== build 9 ==
Design Convolution2D, start of the top module:
module Convolution2D(clk, rst, en_conv2d, base_result_addr, pix_base_addr, kernel_base_addr,
							in_pix, completed, pix_done, addrA, addrB, out_pix, kernel_weight
							);
==> flow/config.mk <==
export PLATFORM = sky130hd
export DESIGN_NAME = Convolution2D
export DESIGN_NICKNAME = Convolution2D
export VERILOG_FILES = /design/flow/design.v
export SDC_FILE = /design/flow/constraint.sdc
export NUM_CORES = 4
export LEC_CHECK = 0
export CAP_MARGIN = 20
export CORE_MARGIN = 2
export CORE_UTILIZATION = 70
export CTS_CLUSTER_SIZE = 37
export HOLD_SLACK_MARGIN = -0.09
export SETUP_SLACK_MARGIN = 1.73
export SLEW_MARGIN = 20
==> flow/constraint.sdc <==
create_clock -name core_clock -period 6.54 [get_ports {clk}]
set_input_delay 1.3080 -clock core_clock [delete_from_list [all_inputs] [get_ports {clk}]]
set_output_delay 1.3080 -clock core_clock [all_outputs]
set_load 0.01 [all_outputs]
run.sh (not shown) runs the stock make flow with config.mk's settings and CLKGATE_MAP_FILE=.
Finished, but not clean: build 9, with negative setup slack.
Edits applied to the flow inputs when going from build 9 to build 26:
--- a/flow/config.mk
+++ b/flow/config.mk
@@ -11,4 +11,2 @@
 export CTS_CLUSTER_SIZE = 37
-export HOLD_SLACK_MARGIN = -0.09
-export SETUP_SLACK_MARGIN = 1.73
 export SLEW_MARGIN = 20
==> comparison <==
[build 26] flow finished | final checks: failed | reasons: negative setup slack. [compare] base=build 9 new=build 26: global-route met1 utilization saw a decrease; number of non-clock buffers in the layout saw a decrease; initial DRC count saw a decrease; global-route wire length before repair saw a decrease. [build 26 vs build 9] wire length: lower in build 26.
diff inputs: build 26 => build 71
--- a/flow/config.mk
+++ b/flow/config.mk
@@ -9,4 +9,3 @@
 export CORE_MARGIN = 2
-export CORE_UTILIZATION = 70
-export CTS_CLUSTER_SIZE = 37
+export CORE_UTILIZATION = 40
 export SLEW_MARGIN = 20
==> flow/constraint.sdc <==
create_clock -name core_clock -period 10.0 [get_ports {clk}]
set_input_delay 2.0000 -clock core_clock [delete_from_list [all_inputs] [get_ports {clk}]]
set_output_delay 2.0000 -clock core_clock [all_outputs]
set_load 0.01 [all_outputs]
## What came out
Build 71 vs. build 26: die area went up by 20,000 um^2.
Taking build 26 as the reference, in build 71 worst setup slack +1.87 ns, sequential share of layout area +1.5 points.
Of build 26 and build 71, the higher cell area belongs to build 26.
Build 71 finished all stages; the layout is clean.
Compared with build 26, build 71 shows a cell count of the worst hold path that is 1 higher.
The adder-cell share of the synthesized area of build 26 and that of build 71 are within noise of each other.
Build 26 → build 71: worst hold slack roughly the same; count of buffers from port buffering roughly the same.
The inputs of build 58 differ from those of build 71 as listed below.
--- a/flow/config.mk
+++ b/flow/config.mk
@@ -8,4 +8,10 @@
 export CAP_MARGIN = 20
+export CORE_ASPECT_RATIO = 0.5
 export CORE_MARGIN = 2
-export CORE_UTILIZATION = 40
+export CORE_UTILIZATION = 46
+export CTS_CLUSTER_DIAMETER = 203
+export CTS_CLUSTER_SIZE = 98
+export PLACE_DENSITY_LB_ADDON = 0.2
+export SETUP_SLACK_MARGIN = 0.29
 export SLEW_MARGIN = 20
+export TNS_END_PERCENT = 30
Notes after the runs:
Build 58: all stages complete, timing, DRC and antenna checks passed. When build 58 is measured against build 71, its filler-free cell count of the finished design turns out 75 lower. Summary of build 58 over build 71: global-route track usage on met1 now larger, detailed placer's ending HPWL comparable. The total wirelength of the detailed-routed design of build 58 exceeds that of build 71 by about 0.7%. Of build 58 and build 71, the run reporting the lower worst endpoint data arrival time was build 71. Diff build 58 and build 71: clock-buffer cell count higher in build 58. For build 58, the critical path launch point was in_pix[1], unlike build 71, where it was kernel_weight[15].

* * *

Convolution2D again, from the RTL that the note above started with.
==> flow/design.v (excerpt) <==
module Convolution2D(clk, rst, en_conv2d, base_result_addr, pix_base_addr, kernel_base_addr,
							in_pix, completed, pix_done, addrA, addrB, out_pix, kernel_weight
							);
Settings: LEC_CHECK=0, CAP_MARGIN=20, CORE_MARGIN=2, CORE_UTILIZATION=40, PLACE_DENSITY_LB_ADDON=0.26, SLEW_MARGIN=5; clock period 10.0 ns.
The starting point ran to the end with no violations.
Change:
ABC_AREA = 1   (was not set)
CTS_CLUSTER_DIAMETER = 297   (was not set)
GPL_TIMING_DRIVEN = 0   (was not set)
HOLD_SLACK_MARGIN = -0.07   (was not set)
MAX_ROUTING_LAYER = met4   (was not set)
MIN_ROUTING_LAYER = met2   (was not set)
What happened: The changed run finished clean; first-iteration DRC count rose to 4.8 times its value; wire length increases by 35%; area after synthesis grows by 8.0%; critical path depth is higher by 2; cell area rose by 7.0%.
Change:
CAP_MARGIN = 10   (was 20)
CELL_PAD_IN_SITES_DETAIL_PLACEMENT = 1   (was not set)
CELL_PAD_IN_SITES_GLOBAL_PLACEMENT = 1   (was not set)
CTS_CLUSTER_DIAMETER = not set   (was 297)
GPL_TIMING_DRIVEN = 1   (was 0)
HOLD_SLACK_MARGIN = 0.03   (was -0.07)
MIN_ROUTING_LAYER = not set   (was met2)
PLACE_DENSITY_LB_ADDON = 0.08   (was 0.26)
SLEW_MARGIN = 0   (was 5)
=> The new run completed with no timing, DRC or antenna violations. Count of clock-buffer cells in the layout rises by 5. Global-route usage falls by 14 points. Cell area falls slightly. Synthesized area does not change. First-iteration DRC count falls by well over a third. Fmax rises by a few percent. Routed wire length falls by a few percent. Sequential share of layout area is about the same. Register-to-register slack is about the same.
Change:
ABC_AREA = not set   (was 1)
CAP_MARGIN = 20   (was 10)
CELL_PAD_IN_SITES_DETAIL_PLACEMENT = not set   (was 1)
CELL_PAD_IN_SITES_GLOBAL_PLACEMENT = not set   (was 1)
CORE_UTILIZATION = 43   (was 40)
CTS_CLUSTER_DIAMETER = 149   (was not set)
CTS_CLUSTER_SIZE = 98   (was not set)
GPL_TIMING_DRIVEN = not set   (was 1)
HOLD_SLACK_MARGIN = not set   (was 0.03)
MAX_ROUTING_LAYER = not set   (was met4)
PLACE_DENSITY_LB_ADDON = 0.2   (was 0.08)
SLEW_MARGIN = 20   (was 0)
TNS_END_PERCENT = 100   (was not set)
What happened: Clock-buffer cell count is lower by 6. Via count drops by 16%. Critical path depth went down by 4. Cell area fell by 6.4%. First-iteration DRC count increases by 38%. Die area goes down by 14%. Worst setup slack is worse by 0.44 ns. Final cell count decreases by 19%.
